oak:
Design bf16_unit, start of the top module:
module bf16_unit
# (parameter G = 6) (
    input  clk,
    input  reset,
    input  [15:0] in1,
    input  [15:0] in2,
    input  [15:0] in3,
    input  [15:0] in4,
    input  [15:0] in5,
    input  [15:0] in6,
    input  [15:0] in7,
    input  [15:0] in8,
    input  [15:0] in9,
    input  [15:0] in10,
    input  [15:0] in11,
    input  [15:0] in12,
    input  [15:0] in13,
    input  [15:0] in14,
    input  [15:0] in15,
    input  [15:0] in16,
    input  [15:0] in17,
    input  [15:0] in18,
    input  [4:0] funct5,
    output wire [15:0] result
);
export LEC_CHECK = 0
export ABC_AREA = 0
export CAP_MARGIN = 20
export CORE_ASPECT_RATIO = 0.52
export CORE_MARGIN = 2
export CORE_UTILIZATION = 66
export CTS_CLUSTER_DIAMETER = 80
export CTS_CLUSTER_SIZE = 26
export GPL_ROUTABILITY_DRIVEN = 1
export HOLD_SLACK_MARGIN = 0.18
export SETUP_SLACK_MARGIN = -0.59
export SLEW_MARGIN = 20
create_clock -name core_clock -period 8.6 [get_ports {clk}]
run.sh (not shown) runs the stock make flow with config.mk's settings and CLKGATE_MAP_FILE=.
--- input diff oak..pine ---
Settings: changing CORE_UTILIZATION from 66 to 40; removing ABC_AREA (formerly 0); removing CTS_CLUSTER_SIZE (formerly 26); removing SETUP_SLACK_MARGIN (formerly -0.59); removing HOLD_SLACK_MARGIN (formerly 0.18); removing CTS_CLUSTER_DIAMETER (formerly 80); removing CORE_ASPECT_RATIO (formerly 0.52); setting PLACE_DENSITY to 0.6 for the first time; removing GPL_ROUTABILITY_DRIVEN (formerly 1); changing the clock period (ns, I/O delays scaled along) from 8.6 to 7.67.
## What came out
- oak → pine: part of the power in combinational logic down 4.1 points; final cell area excluding filler cells grew by 11,000 sq um.
- Per the comparison of pine with oak, initial antenna violation count now larger; actual slew at the worst max-slew pin saw an increase; met2 wirelength from detailed routing higher.
- pine vs oak: count of clock buffers in the final design up
- On worst setup slack before clock tree synthesis: pine sits below oak.
- pine vs oak — total power climbed by more than a quarter
- Of pine and oak, pine shows the lower clock-pin transition on the worst setup and hold timing paths, with oak above it.
- As of pine, power consumed by sequential cells had risen by more than 10% compared to oak.
diff inputs: pine => birch
Settings: putting CTS_CLUSTER_SIZE at 14 where nothing was set; swapping 40 for 72 in CORE_UTILIZATION; swapping 7.67 for 5.1 in the clock period (ns, I/O delays scaled along).
Notes after the runs:
Complete run, failing final checks: birch, reason negative setup slack. Summary — sequential power share, birch relative to pine: higher, by 1.6 points. Taking pine as the reference point, the post-synthesis to final-layout area growth of birch falls by 2.1 points. Compared with pine, in birch proportion of power drawn by the clock network went down 2.5 points; reported combinational group power went up about 55%; number of iterations in the first detailed-routing pass went up 3; core utilization went up 34 points; number of inserted filler cells in the final layout went down about 60%. Per the comparison of birch with pine, die size shows a reduction of about 44%, total detailed-routing wirelength shows an increase of 14 mm. Compared with pine, birch shows a lower data required time at the worst endpoint.

========
Starting RTL as in the previous note.
==> flow/config.mk <==
export PLATFORM = sky130hd
export DESIGN_NAME = bf16_unit
export DESIGN_NICKNAME = bf16_unit
export VERILOG_FILES = /design/flow/design.v
export SDC_FILE = /design/flow/constraint.sdc
export NUM_CORES = 4
export LEC_CHECK = 0
export ABC_AREA = 0
export CAP_MARGIN = 20
export CORE_ASPECT_RATIO = 0.93
export CORE_MARGIN = 2
export CORE_UTILIZATION = 72
export CTS_CLUSTER_DIAMETER = 191
export GPL_ROUTABILITY_DRIVEN = 1
export MAX_ROUTING_LAYER = met4
export PLACE_DENSITY_LB_ADDON = 0.02
export SETUP_SLACK_MARGIN = 1.26
export SLEW_MARGIN = 5
==> flow/constraint.sdc <==
create_clock -name core_clock -period 4.39 [get_ports {clk}]
set_input_delay 0.8780 -clock core_clock [delete_from_list [all_inputs] [get_ports {clk}]]
set_output_delay 0.8780 -clock core_clock [all_outputs]
set_load 0.01 [all_outputs]
The baseline reached the layout checks and failed them: negative setup slack.
Then changed:
ABC_AREA = unset   (was 0)
CORE_ASPECT_RATIO = unset   (was 0.93)
CTS_CLUSTER_DIAMETER = 260   (was 191)
GPL_ROUTABILITY_DRIVEN = unset   (was 1)
MAX_ROUTING_LAYER = unset   (was met4)
PLACE_DENSITY = 0.6   (was unset)
PLACE_DENSITY_LB_ADDON = unset   (was 0.02)
SETUP_SLACK_MARGIN = unset   (was 1.26)
SLEW_MARGIN = 20   (was 5)
clock period = 6.18 ns   (was 4.39 ns; I/O delays follow)
Effect: The new run finished clean; die size barely changes; sequential share of layout area increases by 1.1 points; wire length decreases by 7.8%; combinational power decreases by 37%; cell area decreases by 3.9%; register-to-register slack gets better by 1.1 ns; flip-flop count is unchanged; worst setup slack gets better by 1.1 ns; clock-buffer cell count increases by 15; power decreases by 29%; sequential power decreases by 29%.
Then changed:
CTS_CLUSTER_DIAMETER = 350   (was 260)
CTS_CLUSTER_SIZE = 14   (was unset)
PLACE_DENSITY = unset   (was 0.6)
clock period = 4.86 ns   (was 6.18 ns; I/O delays follow)
Result: The new run ran to the end with violations: negative setup slack. Clock skew goes up by 0.024 ns. Count of clock-buffer cells in the layout falls by 157. Global-route usage drops by 0.40 points. Routed wire length goes down by 0.95%. Sequential share of layout area is higher by 0.59 points. Register-to-register slack gets worse by 0.90 ns. Setup slack is worse by 0.68 ns. Critical path depth is lower by 1. Die area stays the same. Clock power came out lower by about 4%. Non-clock buffer count is higher by 110.
Then changed:
ABC_AREA = 0   (was unset)
CAP_MARGIN = 40   (was 20)
PLACE_DENSITY_LB_ADDON = 0.07   (was unset)
TNS_END_PERCENT = 5   (was unset)
clock period = 4.26 ns   (was 4.86 ns; I/O delays follow)
The new run finished with negative setup slack left; power went up by about 15%; wire length grows by about 0.9%; design area came out higher by about 2%; clock skew shrinks by 0.0091 ns.
Power and IR drop assume default switching activity.
